## oak
==> flow/design.v <==
`timescale 1ns / 1ps
module SimpleCPU(clk, rst, data_fromRAM, wrEn, addr_toRAM, data_toRAM, pCounter);
parameter SIZE = 10;
input clk, rst;
input wire [31:0] data_fromRAM;
output reg wrEn;
output reg [SIZE-1:0] addr_toRAM;
output reg [31:0] data_toRAM;
output reg [SIZE-1:0] pCounter;
reg [ 3:0] opcode, opcodeNext;
reg [13:0] operand1, operand2, operand1Next, operand2Next;
reg [SIZE-1:0]   pCounterNext;
reg [31:0] num1, num2, num1Next, num2Next;
reg [ 3:0] state, stateNext;
always @(posedge clk)begin
	state    <= stateNext;
	pCounter <= pCounterNext;
	opcode   <= opcodeNext;
	operand1 <= operand1Next;
	operand2 <= operand2Next;
	num1     <= num1Next;
	num2     <= num2Next;
end
always @*begin
	stateNext    = state;
	pCounterNext = pCounter;
	opcodeNext   = opcode;
	operand1Next = operand1;
	operand2Next = operand2;
	num1Next     = num1;
	num2Next     = num2;
	addr_toRAM   = 0;
	wrEn         = 0;
	data_toRAM   = 0;
if(rst)
	begin
	stateNext    = 0;
	pCounterNext = 0;
	opcodeNext   = 0;
	operand1Next = 0;
	operand2Next = 0;
	num1Next     = 0;
	num2Next     = 0;
	addr_toRAM   = 0;
	wrEn         = 0;
	data_toRAM   = 0;
	end
else 
	case(state)                       
		0: begin											 
			pCounterNext = pCounter;
			opcodeNext   = opcode;
			operand1Next = 0;
			operand2Next = 0;
			addr_toRAM   = pCounter;
			num2Next     = 0;
			wrEn         = 0;
			data_toRAM   = 0;
			stateNext    = 1;
		end 
		1:begin                    
			pCounterNext = pCounter;
			opcodeNext   = {data_fromRAM[28], data_fromRAM[31:29]};
			operand1Next = data_fromRAM[27:14];
			operand2Next = data_fromRAM[13:0];
			addr_toRAM   = operand1Next;
			num1Next     = data_fromRAM;
			wrEn         = 0;
			data_toRAM   = 0;
			if( {data_fromRAM[28], data_fromRAM[31:29]} == 4'b0101 ) 	begin
				stateNext = 5;
				addr_toRAM = data_fromRAM[13:0];
				num1Next = operand1;
			end
			else if( {data_fromRAM[28], data_fromRAM[31:29]} == 4'b1101 ) 	begin
				stateNext = 6;
				addr_toRAM = data_fromRAM[27:14];
				num1Next = operand1;
			end
			else if(data_fromRAM[28] == 0 )  
				stateNext = 2;  
			else 
				stateNext = 3;
		end
		2: begin          
			pCounterNext = pCounter;
			opcodeNext   = opcode;
			operand1Next = operand1;
			operand2Next = operand2;
			addr_toRAM   = operand2;
			num1Next     = data_fromRAM;
			wrEn         = 0;
			data_toRAM   = operand2;
			stateNext = 3;
		end
		3: begin            
			pCounterNext = pCounter + 1;
			opcodeNext = opcode;
			operand1Next = operand1;
			operand2Next = operand2;
			addr_toRAM = operand1;
			num1Next = num1;
			wrEn = 1;
			stateNext = 0;
			case(opcode)                       
				4'b0000: data_toRAM = num1Next + data_fromRAM;  
				4'b1000: data_toRAM = data_fromRAM + operand2;  
				4'b0001: data_toRAM = ~(num1Next & data_fromRAM);  
				4'b1001: data_toRAM = ~(data_fromRAM & operand2);  
				4'b0010: begin 
					if(data_fromRAM < 32)
						data_toRAM = num1 >> data_fromRAM; 
					else
						data_toRAM = num1 << (data_fromRAM - 32); 
				end
				4'b1010: begin 
					if(operand2 < 32)
						data_toRAM = data_fromRAM >> operand2; 
					else
						data_toRAM = data_fromRAM << (operand2 - 32); 
				end
				4'b0011: data_toRAM = num1Next < data_fromRAM;  
				4'b1011: data_toRAM = data_fromRAM < operand2;  
				4'b0100: data_toRAM = data_fromRAM;  
				4'b1100: data_toRAM = operand2;  
				4'b0101: begin 
					data_toRAM = data_fromRAM;
					addr_toRAM = operand1;
					wrEn = 1;
				end
				4'b1101: begin  
					num2Next = data_fromRAM;
					addr_toRAM = num2;
					data_toRAM = data_fromRAM;
					wrEn = 1;
				end
				4'b0110: begin  
					if(data_fromRAM == 0)
						pCounterNext = num1;
					else
						pCounterNext = pCounter + 1;
					wrEn = 0;
				end
				4'b1110: begin
					pCounterNext = data_fromRAM + operand2;  
					wrEn = 0;
				end
				4'b0111: data_toRAM = num1Next * data_fromRAM;  
				4'b1111: data_toRAM = data_fromRAM * operand2;  
			endcase 
		end
		4:begin                    
			pCounterNext = pCounter + 1;
			opcodeNext   = 4'b0100;
			operand1Next = operand1;
			operand2Next = operand2;
			data_toRAM	 = num2;
			wrEn         = 1; 
			stateNext 	 = 0; 
			if(opcode == 4'b0101)
				addr_toRAM   = operand1;
			else if (opcode == 4'b1101)
				addr_toRAM   = num1 ;
		end
		5: begin      
			pCounterNext = pCounter;
			opcodeNext   = opcode;
			operand1Next = operand1;
			operand2Next = operand2;
			addr_toRAM   = data_fromRAM;
			num1Next     = data_fromRAM;
			wrEn         = 0;
			data_toRAM   = operand2;
			stateNext = 3;
		end
		6: begin      
			pCounterNext = pCounter;
			opcodeNext   = opcode;
			operand1Next = operand1;
			operand2Next = operand2;
			addr_toRAM   = data_fromRAM;
			num1Next     = data_fromRAM;
			num2Next     = data_fromRAM;
			wrEn         = 0;
			data_toRAM   = operand2;
			stateNext = 2;
		end
		default: begin
			stateNext    = 0;
			pCounterNext = 0;
			opcodeNext   = 0;
			operand1Next = 0;
			operand2Next = 0;
			num1Next     = 0;
			num2Next     = 0;
			addr_toRAM   = 0;
			wrEn         = 0;
			data_toRAM   = 0;
		end
	endcase
end
endmodule
Settings: LEC_CHECK=0, CAP_MARGIN=20, CORE_MARGIN=2, CORE_UTILIZATION=40, CTS_CLUSTER_DIAMETER=386, CTS_CLUSTER_SIZE=100, HOLD_SLACK_MARGIN=-0.07, SLEW_MARGIN=20, TNS_END_PERCENT=40; clock period 14.0 ns.
run.sh (not shown) runs the stock make flow with config.mk's settings and CLKGATE_MAP_FILE=.
diff inputs: oak => pine
Settings: swapping 386 for 325 in CTS_CLUSTER_DIAMETER; putting MAX_ROUTING_LAYER at met4 where nothing was set; putting MIN_ROUTING_LAYER at met2 where nothing was set; clearing TNS_END_PERCENT, which used to be 40; putting CORE_ASPECT_RATIO at 0.95 where nothing was set; swapping 100 for 93 in CTS_CLUSTER_SIZE; putting PLACE_DENSITY at 0.9 where nothing was set; putting CELL_PAD_IN_SITES_DETAIL_PLACEMENT at 1 where nothing was set; swapping 20 for 30 in CAP_MARGIN; putting GPL_ROUTABILITY_DRIVEN at 0 where nothing was set; clearing HOLD_SLACK_MARGIN, which used to be -0.07.
==> comparison <==
Tool error GRT-0116 stopped pine during 5_1_grt; no final results. Diff oak..pine | hold buffer count at CTS | unchanged. As far as chip area estimate from yosys synthesis goes, pine and oak are indistinguishable; the numbers are identical. Die size essentially unchanged between pine and oak.
Modified inputs, birch compared to pine
Settings: CORE_ASPECT_RATIO removed (was 0.95); CAP_MARGIN changed from 30 to 20; MIN_ROUTING_LAYER removed (was met2); MAX_ROUTING_LAYER removed (was met4); CTS_CLUSTER_SIZE removed (was 93); CTS_CLUSTER_DIAMETER removed (was 325); PLACE_DENSITY removed (was 0.9); CELL_PAD_IN_SITES_DETAIL_PLACEMENT removed (was 1); GPL_ROUTABILITY_DRIVEN removed (was 0).
--- outcome ---
- Count of cells resized by post-cts repair (higher): pine
- Looking at pine and birch, the starting utilization of the core area is a wash.
- Reported for pine and birch, number of cells in Yosys stat turned out identical to the last digit.
- The remaining runs in pine and birch completed every stage, whereas pine halted early.
- Stage in which a tool error killed pine: 5_1_grt.
- Comparing pine and birch, cell area after placement is lower on pine.
## Diff of input files: maple against birch
Settings: SETUP_SLACK_MARGIN now 2.3, previously not set; TNS_END_PERCENT now 20, previously not set; CORE_UTILIZATION now 58, was 40.
Results
- maple ran to completion and came out clean on the timing, DRC and antenna checks.
- Between birch and maple, final area increased.
- Between birch and maple, the difference in final count of hold timing violations is negligible.
- Comparing maple with birch, the clock insertion delay at the later pin of the skew report came out essentially unchanged.
- Of birch and maple, the lower power consumed by the clock network belongs to maple.
- maple against birch: utilization of the core after routing picked up an extra 21 points; data arrival time of the critical path lost 1.06 ns; setup slack went up by 1.07 ns.
- maple vs birch, power went down by about 0.6%.
- Per the comparison of maple with birch, total length of routed met3 wires grew by 8.8%; detailed-route via count +963; core region area decreased by about 30% relative to the old numbers.

========
// SimpleCPU: RTL as listed in full above, without the edits since
clock: 14.0 ns
lec_check: 0
abc_area: 1
cap_margin: 20
core_margin: 2
core_utilization: 40
cts_cluster_diameter: 196
hold_slack_margin: 0.3
slew_margin: 20
==> next run, changes <==
- ABC_AREA: 1 -> not set
- CORE_UTILIZATION: 40 -> 60
- CTS_CLUSTER_DIAMETER: 196 -> not set
- HOLD_SLACK_MARGIN: 0.3 -> not set
- SETUP_SLACK_MARGIN: not set -> 3.2
- clock period: 14.0 -> 10.9 ns (I/O delays scaled with it)
What happened: The new run never finished: it broke off in 5_1_grt on GRT-0232. Synthesized area went down by 4.4%. Die size is lower by 36%. Synthesized cell count decreases by 19%.
==> next run, changes <==
- CORE_UTILIZATION: 60 -> 65
- CTS_CLUSTER_DIAMETER: not set -> 336
- SETUP_SLACK_MARGIN: 3.2 -> -0.79
- TNS_END_PERCENT: not set -> 5
What happened: The new run stopped in 5_1_grt. Die size fell by 7.6%. Synthesized area does not change. Synthesized cell count does not change.
==> next run, changes <==
- CTS_CLUSTER_DIAMETER: 336 -> not set
- MAX_ROUTING_LAYER: not set -> met4
=>
- With this change the flow did not get past 5_2_route on DRT-0255
- synthesized area stays the same
- die size is unchanged
- synthesized cell count stays the same
==> next run, changes <==
- CORE_UTILIZATION: 65 -> 66
- MAX_ROUTING_LAYER: met4 -> not set
- SETUP_SLACK_MARGIN: -0.79 -> not set
- TNS_END_PERCENT: 5 -> not set
- clock period: 10.9 -> 12.0 ns (I/O delays scaled with it)
The changed run aborted during 5_1_grt on GRT-0116.
Die size is lower by 1.5%.
Synthesized area stays the same.
Synthesized cell count is unchanged.
==> next run, changes <==
- CORE_UTILIZATION: 66 -> 65
- CTS_CLUSTER_DIAMETER: not set -> 334
- SETUP_SLACK_MARGIN: not set -> -0.79
- clock period: 12.0 -> 10.9 ns (I/O delays scaled with it)
The new run failed in 5_1_grt with GRT-0232.
Area after synthesis stays the same.
Die area goes up by 1.5%.
Synthesized cell count is unchanged.
Power figures rest on the tool's default switching activity, not on a simulated workload.
